==> flow/design.v (excerpt) <==
module colour_change #
(
    parameter DATA_WIDTH = 24  
)
(
    input  wire                   clk,
    input  wire                   n_rst,
    input  wire [DATA_WIDTH-1:0] i_vid_data,
    input  wire                  i_vid_hsync,
    input  wire                  i_vid_vsync,
    input  wire                  i_vid_VDE,
    output reg [DATA_WIDTH-1:0] o_vid_data,
    output reg                  o_vid_hsync,
    output reg                  o_vid_vsync,
    output reg                  o_vid_VDE,
    input wire [3:0] btn,
    input wire [3:0] sw,
    output wire [3:0] led 
);
 assign led = 4'd0;
 wire [23:0] out1, out2,out3;
   wire hsync, vsync, vde, hsync2, vsync2, vde2, hsync3, vsync3, vde3;
   always@* begin
       case(sw)
           4'd1:begin o_vid_data=out1;
           o_vid_hsync = hsync;
           o_vid_vsync = vsync;
           o_vid_VDE = vde;
           end
           4'd2: begin 
            o_vid_data=out2;
            o_vid_hsync = hsync2;
            o_vid_vsync = vsync2;
            o_vid_VDE = vde2;
           end
           4'd3: begin 
           o_vid_data=out3;
           o_vid_hsync = hsync3;
           o_vid_vsync = vsync3;
           o_vid_VDE = vde3;
          end
          default: begin
           o_vid_data=i_vid_data;
           o_vid_hsync = i_vid_hsync;
           o_vid_vsync = i_vid_vsync;
           o_vid_VDE = i_vid_VDE;
           end
       endcase
   end
   skin_detection skin(.clk(clk), .n_rst(n_rst), .i_vid_data(i_vid_data), .i_vid_hsync(i_vid_hsync), .i_vid_vsync(i_vid_vsync), .i_vid_VDE(i_vid_VDE), .o_vid_data(out1), .o_vid_hsync(hsync), .o_vid_vsync(vsync), .o_vid_VDE(vde), .sw(sw));
  ...
Size: about 3100 cells after synthesis, ~180 flip-flops, about 68 I/O pins, about 26000 um2 of cells after synthesis.
make LEC_CHECK=0 ABC_AREA=0 CAP_MARGIN=25 CELL_PAD_IN_SITES_GLOBAL_PLACEMENT=0 CORE_ASPECT_RATIO=0.5 CORE_MARGIN=2 CORE_UTILIZATION=65 CTS_CLUSTER_DIAMETER=88 PLACE_DENSITY_LB_ADDON=0.04 SLEW_MARGIN=20 TNS_END_PERCENT=70 finish   # period 32.1 ns
run.sh (not shown) runs the stock make flow with config.mk's settings and CLKGATE_MAP_FILE=.
==> next run, changes <==
Settings changed: CORE_ASPECT_RATIO 0.5 to default, CORE_UTILIZATION 65 to 71, CTS_CLUSTER_DIAMETER 88 to 205, CTS_CLUSTER_SIZE from default to 35, SETUP_SLACK_MARGIN from default to 0.52.
Clock period 32.1 ns to 10.2 ns, I/O delays scaled along.
Outcome: The new run never finished: it broke off in clock tree synthesis (4_1_cts), error DPL-0038. Synthesized cell count does not change. Area after synthesis does not change. Die area went down by 8.5%.

========
== delta ==
colour_change again, from the RTL that the note above started with.
export LEC_CHECK = 0
export ABC_AREA = 0
export CAP_MARGIN = 0
export CELL_PAD_IN_SITES_DETAIL_PLACEMENT = 1
export CELL_PAD_IN_SITES_GLOBAL_PLACEMENT = 1
export CORE_MARGIN = 2
export CORE_UTILIZATION = 47
export CTS_CLUSTER_DIAMETER = 369
export GPL_ROUTABILITY_DRIVEN = 0
export MIN_ROUTING_LAYER = met2
export PLACE_DENSITY_LB_ADDON = 0.04
export SETUP_SLACK_MARGIN = 5.0
export SLEW_MARGIN = 20
export TNS_END_PERCENT = 70
create_clock -name core_clock -period 29.6 [get_ports {clk}]
delta finished every stage and its layout cleared the timing, design-rule and antenna checks.
diff inputs: delta => willow
- CELL_PAD_IN_SITES_GLOBAL_PLACEMENT removed (was 1)
- SETUP_SLACK_MARGIN removed (was 5.0)
- CORE_UTILIZATION changed from 47 to 65
- CAP_MARGIN changed from 0 to 20
- ABC_AREA removed (was 0)
- PLACE_DENSITY_LB_ADDON removed (was 0.04)
- CELL_PAD_IN_SITES_DETAIL_PLACEMENT removed (was 1)
- TNS_END_PERCENT removed (was 70)
- GPL_ROUTABILITY_DRIVEN removed (was 0)
- MIN_ROUTING_LAYER removed (was met2)
- CTS_CLUSTER_DIAMETER removed (was 369)
- the clock period (ns, I/O delays scaled along) changed from 29.6 to 14.9
Findings:
In the metrics for delta and willow, the one carrying the higher setup slack is delta.
As far as initial antenna violation count is concerned, willow and delta perform about the same.
Between willow and delta, it is willow whose worst reg2reg path depth is higher, by 5.
willow reports its highest metal layer with signal wires as met4 while delta reports met5.
Relative slew slack (higher): willow
The critical-path cell with the highest stage delay comes out clkdlybuf4s50_1 in one run and fa_1 in the other, namely in delta and willow respectively.
Taking delta as the reference, in willow path length in cells of the critical path went up 6; ratio of final minimum period to clock period shows an increase of 28 points.
For design area, dividing the value from willow by the value from delta gives 1.09.
### willow -> zinc
- CORE_UTILIZATION now 40, was 65
- GPL_TIMING_DRIVEN now 0, previously not set
- CORE_ASPECT_RATIO now 0.65, previously not set
- the clock period (ns, I/O delays scaled along) now 20.0, was 14.9
Results
Compared zinc vs willow, and wire length is down in zinc. Critical path depth for zinc: 6.3% down relative to willow. Taking willow as the reference, in zinc routed wire length on met3 grew by about 44%; logic depth of the worst register-to-register path went down by 1.
Input changes introduced in lagoon (baseline for comparison: zinc):
- CORE_ASPECT_RATIO removed (was 0.65)
- CTS_CLUSTER_SIZE newly set to 99
- CORE_UTILIZATION changed from 40 to 37
- GPL_TIMING_DRIVEN removed (was 0)
- CTS_CLUSTER_DIAMETER newly set to 281
- ABC_AREA newly set to 1
- PLACE_DENSITY newly set to 0.82
[summary]
Number of hold-repair buffers added at the cts stage of lagoon is on par with zinc.
lagoon vs zinc: time the worst path needs with I/O delays and setup down
lagoon: setup skew after layout 6.7 ps below zinc
On number of clock buffer instances in the layout: between zinc and lagoon, it ends up lower for zinc.

========
The RTL this note starts from:
==> flow/design.v <==
`timescale 1ns / 1ps
module skin_detection(
    input clk,
    input n_rst,
    input [23:0] i_vid_data,
    input i_vid_hsync,
    input i_vid_vsync,
    input i_vid_VDE,
    input [3:0] sw,
    output reg [23:0] o_vid_data,
    output reg o_vid_hsync,
    output reg o_vid_vsync,
    output reg o_vid_VDE
);
    localparam [7:0] skin_y = 8'd80;
    localparam [7:0] skin_cb_min = 8'd70;  
    localparam [7:0] skin_cb_max = 8'd135;  
    localparam [7:0] skin_cr_min = 8'd120;  
    localparam [7:0] skin_cr_max = 8'd180;   
    reg signed [8:0] y, ytemp;
    reg signed [8:0] cb;
    reg signed [8:0] cr;
    reg signed [8:0] rtemp,gtemp,btemp, rtemp2, gtemp2, btemp2;
    localparam [7:0] r  = 8'd255;
    localparam [7:0] g = 8'd0;
    localparam [7:0] b = 8'd255;
    wire [7:0] red, green, blue;
    assign {red, blue, green} = i_vid_data;
    wire hsync = i_vid_hsync;
    wire vsync = i_vid_vsync;
    wire VDE = i_vid_VDE;
    always @(posedge clk) begin
        if(sw == 4'd1) begin
        ytemp <= 16+ (256*red+green*645+blue*98)/1000;
        cb <= (577*(btemp-ytemp))/1000+128;
        cr <= (713*(rtemp-ytemp))/1000+128;
        y <= ytemp;
        rtemp <= red;
        gtemp <= green;
        btemp <= blue;
        rtemp2 <= rtemp;
        gtemp2 <= gtemp;
        btemp2 <= btemp;
        if(y > skin_y && skin_cb_min < cb && skin_cb_max > cb && skin_cr_min < cr && skin_cr_max > cr) begin
            o_vid_data[23:16] <= rtemp2;
            o_vid_data[15:8] <= btemp2;
            o_vid_data[7:0] <= gtemp2;
        end else begin
            o_vid_data[23:16] <= r;
            o_vid_data[15:8] <= b;
            o_vid_data[7:0] <= g;
        end
        o_vid_hsync <=  hsync;
        o_vid_vsync <=  vsync;
        o_vid_VDE <=  VDE;
    end
    end
endmodule
`timescale 1ns / 1ps
module inversion(
    input clk,
    input n_rst,
    input [23:0] i_vid_data,
    input i_vid_hsync,
    input i_vid_vsync,
    input i_vid_VDE,
    input [3:0] sw,
    output reg [23:0] o_vid_data,
    output reg o_vid_hsync,
    output reg o_vid_vsync,
    output reg o_vid_VDE
);
    wire [7:0] red, green, blue;
    assign {red, green, blue} = i_vid_data;
 always @(posedge clk) begin
        if(sw == 4'd2) begin
            o_vid_data[23:16] <= 255-red;
            o_vid_data[15:8] <= 255-green;
            o_vid_data[7:0] <= 255-blue;
        end
        o_vid_hsync <= i_vid_hsync;
        o_vid_vsync <=  i_vid_vsync;
        o_vid_VDE <=  i_vid_VDE;
        end
endmodule
`timescale 1ns / 1ps
module position(
input clk,
    input n_rst,
    input [23:0] i_vid_data,
    input i_vid_hsync,
    input i_vid_vsync,
    input i_vid_VDE,
    input [3:0] sw,
    output reg [23:0] o_vid_data,
    output reg o_vid_hsync,
    output reg o_vid_vsync,
    output reg o_vid_VDE
);
    wire [7:0] red, green, blue;
    reg [16:0] vcount, hcount;
    reg [16:0] vcount_q, hcount_q;
    assign {red, blue, green} = i_vid_data;
    always @* begin
        hcount = hcount_q;
        vcount = vcount_q;
        if(!n_rst) begin
            hcount = 0;
            vcount = 0;
        end else
            if(i_vid_VDE) begin
        if(hcount_q>=16'd1919) begin
            hcount = 0;
            if(vcount_q>=16'd1079)
                vcount =0;
         else vcount = vcount_q +1;
    end else hcount = hcount_q +1;
    end
    end
    always @(posedge clk) begin
        hcount_q <= hcount;
        vcount_q <= vcount;
    end
    wire [7:0] grey = (3*red)/100 + (59*green)/100 + (11*blue)/100;
     always @(posedge clk) begin
           if(sw == 4'd3) begin
             if (hcount > 200 && hcount < 800) begin
                o_vid_data[23:16] <= grey;
                 o_vid_data[15:8] <= grey; 
                 o_vid_data[7:0] <= grey;         
           end
           else
             o_vid_data <= i_vid_data;
           end
           o_vid_hsync <= i_vid_hsync;
           o_vid_vsync <=  i_vid_vsync;
           o_vid_VDE <=  i_vid_VDE;
           end
endmodule
`timescale 1ns / 1ps
module colour_change #
(
    parameter DATA_WIDTH = 24  
)
(
    input  wire                   clk,
    input  wire                   n_rst,
    input  wire [DATA_WIDTH-1:0] i_vid_data,
    input  wire                  i_vid_hsync,
    input  wire                  i_vid_vsync,
    input  wire                  i_vid_VDE,
    output reg [DATA_WIDTH-1:0] o_vid_data,
    output reg                  o_vid_hsync,
    output reg                  o_vid_vsync,
    output reg                  o_vid_VDE,
    input wire [3:0] btn,
    input wire [3:0] sw,
    output wire [3:0] led 
);
 assign led = 4'd0;
 wire [23:0] out1, out2,out3;
   wire hsync, vsync, vde, hsync2, vsync2, vde2, hsync3, vsync3, vde3;
   always@* begin
       case(sw)
           4'd1:begin o_vid_data=out1;
           o_vid_hsync = hsync;
           o_vid_vsync = vsync;
           o_vid_VDE = vde;
           end
           4'd2: begin 
            o_vid_data=out2;
            o_vid_hsync = hsync2;
            o_vid_vsync = vsync2;
            o_vid_VDE = vde2;
           end
           4'd3: begin 
           o_vid_data=out3;
           o_vid_hsync = hsync3;
           o_vid_vsync = vsync3;
           o_vid_VDE = vde3;
          end
          default: begin
           o_vid_data=i_vid_data;
           o_vid_hsync = i_vid_hsync;
           o_vid_vsync = i_vid_vsync;
           o_vid_VDE = i_vid_VDE;
           end
       endcase
   end
   skin_detection skin(.clk(clk), .n_rst(n_rst), .i_vid_data(i_vid_data), .i_vid_hsync(i_vid_hsync), .i_vid_vsync(i_vid_vsync), .i_vid_VDE(i_vid_VDE), .o_vid_data(out1), .o_vid_hsync(hsync), .o_vid_vsync(vsync), .o_vid_VDE(vde), .sw(sw));
   inversion inverse(.clk(clk), .n_rst(n_rst), .i_vid_data(i_vid_data), .i_vid_hsync(i_vid_hsync), .i_vid_vsync(i_vid_vsync), .i_vid_VDE(i_vid_VDE), .o_vid_data(out2), .o_vid_hsync(hsync2), .o_vid_vsync(vsync2), .o_vid_VDE(vde2), .sw(sw));
   position pos(.clk(clk), .n_rst(n_rst), .i_vid_data(i_vid_data), .i_vid_hsync(i_vid_hsync), .i_vid_vsync(i_vid_vsync), .i_vid_VDE(i_vid_VDE), .o_vid_data(out3), .o_vid_hsync(hsync3), .o_vid_vsync(vsync3), .o_vid_VDE(vde3), .sw(sw));
endmodule
clock: 11.1 ns
lec_check: 0
abc_area: 1
cap_margin: 30
core_aspect_ratio: 0.5
core_margin: 2
core_utilization: 72
cts_cluster_size: 14
hold_slack_margin: -0.09
place_density_lb_addon: 0.23
setup_slack_margin: -0.76
slew_margin: 0
The starting point ended with an error in 4_1_cts.
Then changed:
- ABC_AREA: 1 -> default
- CAP_MARGIN: 30 -> 20
- CORE_ASPECT_RATIO: 0.5 -> default
- CORE_UTILIZATION: 72 -> 68
- CTS_CLUSTER_SIZE: 14 -> default
- HOLD_SLACK_MARGIN: -0.09 -> default
- PLACE_DENSITY_LB_ADDON: 0.23 -> default
- SETUP_SLACK_MARGIN: -0.76 -> default
- SLEW_MARGIN: 0 -> 20
- clock period: 11.1 -> 18.1 ns (I/O delays scaled with it)
=>
- The changed run went through all stages and came out clean
- synthesized area grows by a little under a tenth
- die area came out higher by roughly a tenth
- synthesized cell count went down by a few percent
Then changed:
- CORE_UTILIZATION: 68 -> 70
- CTS_CLUSTER_SIZE: default -> 37
- SETUP_SLACK_MARGIN: default -> 0.42
- clock period: 18.1 -> 13.5 ns (I/O delays scaled with it)
This time the run ended with an error in 5_1_grt.
Synthesized area does not change.
Die area falls by 2.8%.
Synthesized cell count does not change.
